==> inputs of trial 25 <==
## apb_uart
module apb_uart #(
    parameter SYSTEM_FREQUENCY = 50_000_000,
    parameter SAMPLING_RATE = 16
)(
    input pclk,  
    input preset_n,  
    input psel,
    input penable,
    input pwrite,
    input[11:0] paddr,
    input[3:0] pstrb,
    input[31:0] pwdata,
    output pready,
    output pslverr,
    output[31:0] prdata,
    output irq,
    output logic baud_o,
    output logic tick_rx, 
    input cts_n,
    input rx,
    output tx,
    output rts_n
);
clock: 3.37 ns
lec_check: 0
abc_area: 1
cap_margin: 20
cell_pad_in_sites_detail_placement: 0
core_margin: 2
core_utilization: 72
cts_cluster_diameter: 336
cts_cluster_size: 15
gpl_routability_driven: 0
gpl_timing_driven: 1
hold_slack_margin: 0.3
place_density_lb_addon: 0.01
setup_slack_margin: 0.96
slew_margin: 20
run.sh (not shown) runs the stock make flow with config.mk's settings and CLKGATE_MAP_FILE=.
==> build 86 (differences from trial 25) <==
- CELL_PAD_IN_SITES_DETAIL_PLACEMENT: 0 -> not set
- CORE_ASPECT_RATIO: not set -> 0.72
- CTS_CLUSTER_DIAMETER: 336 -> 374
- CTS_CLUSTER_SIZE: 15 -> 10
- GPL_ROUTABILITY_DRIVEN: 0 -> not set
- GPL_TIMING_DRIVEN: 1 -> not set
- HOLD_SLACK_MARGIN: 0.3 -> not set
- PLACE_DENSITY: not set -> 0.37
- PLACE_DENSITY_LB_ADDON: 0.01 -> not set
- SETUP_SLACK_MARGIN: 0.96 -> 1.0
==> results <==
Between trial 25 and build 86, the lower clock skew is in build 86 (gap 0.012 ns).
In build 86 the register-to-register slack is lower than in trial 25, by 0.07 ns.
Of build 86 and trial 25, build 86 has the higher count of clock-buffer cells in the layout (gap 55).
Of build 86 and trial 25, build 86 has the higher via count (gap about 3.6%, measured against trial 25).
Against trial 25, the non-clock buffer count of build 86 is higher by 9.
==> figures <==
Outcome: trial 25 complete, no violations; build 86 complete, no violations
DRT Wirelength: trial 25 85900 um; build 86 92300 um
Chip Area: trial 25 48900 sq um; build 86 49000 sq um
Core region area: trial 25 46600 sq um; build 86 46500 sq um
Met3 routed WL: trial 25 7810 um; build 86 11300 um
Seq pwr share: trial 25 59.3%; build 86 52.2%
Quantity of gates resized following cts: trial 25 19; build 86 23
Fin cells: trial 25 4556; build 86 4635
HPWL after detailed placement: trial 25 56500 um; build 86 59700 um
Total stage count of the critical path: trial 25 15; build 86 7
Clock transition at the register clock pins on the worst setup and hold paths after CTS: trial 25 0.07 ns; build 86 0.06 ns

==> 03-16 <==
Starting RTL as in the previous note.
make LEC_CHECK=0 ABC_AREA=1 CAP_MARGIN=20 CORE_MARGIN=2 CORE_UTILIZATION=71 CTS_CLUSTER_DIAMETER=258 CTS_CLUSTER_SIZE=15 HOLD_SLACK_MARGIN=0.29 MAX_ROUTING_LAYER=met4 SLEW_MARGIN=20 finish   # period 11.8 ns
==> 04-03 (differences from 03-16) <==
==> flow/config.mk (replaced) <==
export PLATFORM = sky130hd
export DESIGN_NAME = apb_uart
export DESIGN_NICKNAME = apb_uart
export VERILOG_FILES = /design/flow/design.v
export SDC_FILE = /design/flow/constraint.sdc
export NUM_CORES = 4
export LEC_CHECK = 0
export CAP_MARGIN = 20
export CORE_MARGIN = 2
export CORE_UTILIZATION = 70
export SETUP_SLACK_MARGIN = 0.85
export SLEW_MARGIN = 20
==> flow/constraint.sdc (replaced) <==
create_clock -name core_clock -period 3.44 [get_ports {pclk}]
set_input_delay 0.6880 -clock core_clock [delete_from_list [all_inputs] [get_ports {pclk}]]
set_output_delay 0.6880 -clock core_clock [all_outputs]
set_load 0.01 [all_outputs]
==> 07-11 (differences from 03-16) <==
==> flow/config.mk (replaced) <==
export PLATFORM = sky130hd
export DESIGN_NAME = apb_uart
export DESIGN_NICKNAME = apb_uart
export VERILOG_FILES = /design/flow/design.v
export SDC_FILE = /design/flow/constraint.sdc
export NUM_CORES = 4
export LEC_CHECK = 0
export CAP_MARGIN = 20
export CORE_MARGIN = 2
export CORE_UTILIZATION = 72
export CTS_CLUSTER_SIZE = 50
export PLACE_DENSITY_LB_ADDON = 0.0
export SETUP_SLACK_MARGIN = 0.99
export SLEW_MARGIN = 20
==> flow/constraint.sdc (replaced) <==
create_clock -name core_clock -period 3.37 [get_ports {pclk}]
set_input_delay 0.6740 -clock core_clock [delete_from_list [all_inputs] [get_ports {pclk}]]
set_output_delay 0.6740 -clock core_clock [all_outputs]
set_load 0.01 [all_outputs]
==> flow_metrics.env <==
# implementation run metrics
export IMPL_cts_resized=0
export IMPL_vias_per_cell=6.11
export IMPL_crit_family="buffers and inverters"
export IMPL_status="finished clean"
export IMPL_hold_buffers=0
export IMPL_inv_count=454
export IMPL_pwr_share_clk_pct=38.6
the above is filed under 03-16

==> flow_metrics.env <==
# implementation run metrics
export IMPL_status="finished clean"
export IMPL_hold_buffers=1
export IMPL_cts_resized=95
export IMPL_inv_count=69
export IMPL_crit_family="simple AND/OR/NAND/NOR gates"
export IMPL_pwr_share_clk_pct=45.0
the above is filed under 07-11

==> flow_metrics.env <==
# implementation run metrics
export IMPL_required_ns=3.96
export IMPL_inv_count=69
export IMPL_status="finished clean"
export IMPL_pwr_share_clk_pct=46.4
export IMPL_cts_resized=27
export IMPL_crit_family="simple AND/OR/NAND/NOR gates"
export IMPL_vias_per_cell=6.46
export IMPL_cts_setup_buffers=12
export IMPL_hold_buffers=0
the above is filed under 04-03


==> run a: inputs <==
Starting RTL as in the previous note.
clock: 4.05 ns
lec_check: 0
cap_margin: 20
cell_pad_in_sites_detail_placement: 1
core_margin: 2
core_utilization: 28
gpl_routability_driven: 0
min_routing_layer: met2
place_density_lb_addon: 0.2
setup_slack_margin: 0.01
slew_margin: 20
tns_end_percent: 35
==> run b (differences from run a) <==
CELL_PAD_IN_SITES_DETAIL_PLACEMENT = unset   (was 1)
CORE_UTILIZATION = 40   (was 28)
GPL_ROUTABILITY_DRIVEN = unset   (was 0)
MIN_ROUTING_LAYER = unset   (was met2)
PLACE_DENSITY_LB_ADDON = unset   (was 0.2)
SETUP_SLACK_MARGIN = unset   (was 0.01)
TNS_END_PERCENT = unset   (was 35)
==> flow/constraint.sdc (replaced) <==
create_clock -name core_clock -period 6.06 [get_ports {pclk}]
set_input_delay 1.2120 -clock core_clock [delete_from_list [all_inputs] [get_ports {pclk}]]
set_output_delay 1.2120 -clock core_clock [all_outputs]
set_load 0.01 [all_outputs]
==> notes <==
- Global-route usage: run a is higher than run b (4.6 points).
- In sequential cell count, run a and run b do not differ.
- Against run a, the register-to-register slack of run b is better by 1.7 ns.
- Synthesized area is the same in run b and run a.
- Between run a and run b, the lower clock-buffer cell count is in run a (gap 3).
- Between run b and run a, the lower setup slack is in run a (gap 1.7 ns).
- Against run a, the combinational power of run b is smaller by about 40%.

==> trial 24: inputs <==
Starting RTL as in the previous note.
make LEC_CHECK=0 ABC_AREA=1 CAP_MARGIN=35 CORE_ASPECT_RATIO=0.9 CORE_MARGIN=2 CORE_UTILIZATION=28 CTS_CLUSTER_DIAMETER=250 MAX_ROUTING_LAYER=met5 PLACE_DENSITY_LB_ADDON=0.22 SLEW_MARGIN=15 finish   # period 7.92 ns
==> build 97 (differences from trial 24) <==
- ABC_AREA: 1 -> unset
- CAP_MARGIN: 35 -> 20
- CORE_ASPECT_RATIO: 0.9 -> unset
- CORE_UTILIZATION: 28 -> 68
- CTS_CLUSTER_DIAMETER: 250 -> unset
- CTS_CLUSTER_SIZE: unset -> 50
- MAX_ROUTING_LAYER: met5 -> unset
- PLACE_DENSITY_LB_ADDON: 0.22 -> unset
- SLEW_MARGIN: 15 -> 20
==> flow/constraint.sdc (replaced) <==
create_clock -name core_clock -period 3.62 [get_ports {pclk}]
set_input_delay 0.7240 -clock core_clock [delete_from_list [all_inputs] [get_ports {pclk}]]
set_output_delay 0.7240 -clock core_clock [all_outputs]
set_load 0.01 [all_outputs]
==> build 73 (differences from trial 24) <==
- ABC_AREA: 1 -> unset
- CAP_MARGIN: 35 -> 20
- CORE_ASPECT_RATIO: 0.9 -> unset
- CORE_UTILIZATION: 28 -> 61
- CTS_CLUSTER_DIAMETER: 250 -> unset
- MAX_ROUTING_LAYER: met5 -> unset
- PLACE_DENSITY_LB_ADDON: 0.22 -> unset
- SLEW_MARGIN: 15 -> 20
==> flow/constraint.sdc (replaced) <==
create_clock -name core_clock -period 6.1 [get_ports {pclk}]
set_input_delay 1.2200 -clock core_clock [delete_from_list [all_inputs] [get_ports {pclk}]]
set_output_delay 1.2200 -clock core_clock [all_outputs]
set_load 0.01 [all_outputs]
==> build 42 (differences from trial 24) <==
- CAP_MARGIN: 35 -> 20
- CORE_ASPECT_RATIO: 0.9 -> unset
- CORE_UTILIZATION: 28 -> 71
- CTS_CLUSTER_DIAMETER: 250 -> 258
- CTS_CLUSTER_SIZE: unset -> 15
- MAX_ROUTING_LAYER: met5 -> unset
- PLACE_DENSITY_LB_ADDON: 0.22 -> unset
- SLEW_MARGIN: 15 -> 20
==> flow/constraint.sdc (replaced) <==
create_clock -name core_clock -period 14.4 [get_ports {pclk}]
set_input_delay 2.8800 -clock core_clock [delete_from_list [all_inputs] [get_ports {pclk}]]
set_output_delay 2.8800 -clock core_clock [all_outputs]
set_load 0.01 [all_outputs]
==> Slide: Implementation Results <==
Flow Results at a Glance

Outcome
  – Outcome: finished clean

Clocking
  – Cts bufs inserted: around 80

Critical path
  – Max incr delay on CP: 0.56 ns
  – CP Class: reg2reg

Global route
  – Pin count of the biggest net entering global routing: between 90 and 100

Synthesis
  – Fraction of synthesized cell area taken by the top area cell type: 28.6%

Final layout
  – Seq/total area: between 50% and 60%
the above is filed under build 97

==> Slide: Implementation Results <==
Flow Results at a Glance

Critical path
  – Max incr delay on CP: 0.60 ns

Global route
  – First-pass GRT wire length: 151000 µm
  – Pin count of the biggest net entering global routing: 79

Final layout
  – Seq/total area: between 40% and 50%

Outcome
  – Outcome: finished clean

Synthesis
  – Fraction of synthesized cell area taken by the top area cell type: roughly 28%

Clocking
  – Cts bufs inserted: 88
the above is filed under trial 24

==> Slide: Implementation Results <==
Flow Results at a Glance

Outcome
  – Outcome: finished clean

Global route
  – Pin count of the biggest net entering global routing: 147

Clocking
  – Cts bufs inserted: 82

Critical path
  – CP Class: reg2reg

Final layout
  – Seq/total area: 51.3%
the above is filed under build 73

==> Slide: Implementation Results <==
Flow Results at a Glance

Outcome
  – Outcome: finished clean

Global route
  – Pin count of the biggest net entering global routing: 112

Synthesis
  – Fraction of synthesized cell area taken by the top area cell type: between 20% and 30%

Final layout
  – Seq/total area: 52.0%

Clocking
  – Cts bufs inserted: 59

Critical path
  – CP Class: in2reg
the above is filed under build 42

Power and IR drop assume default switching activity.
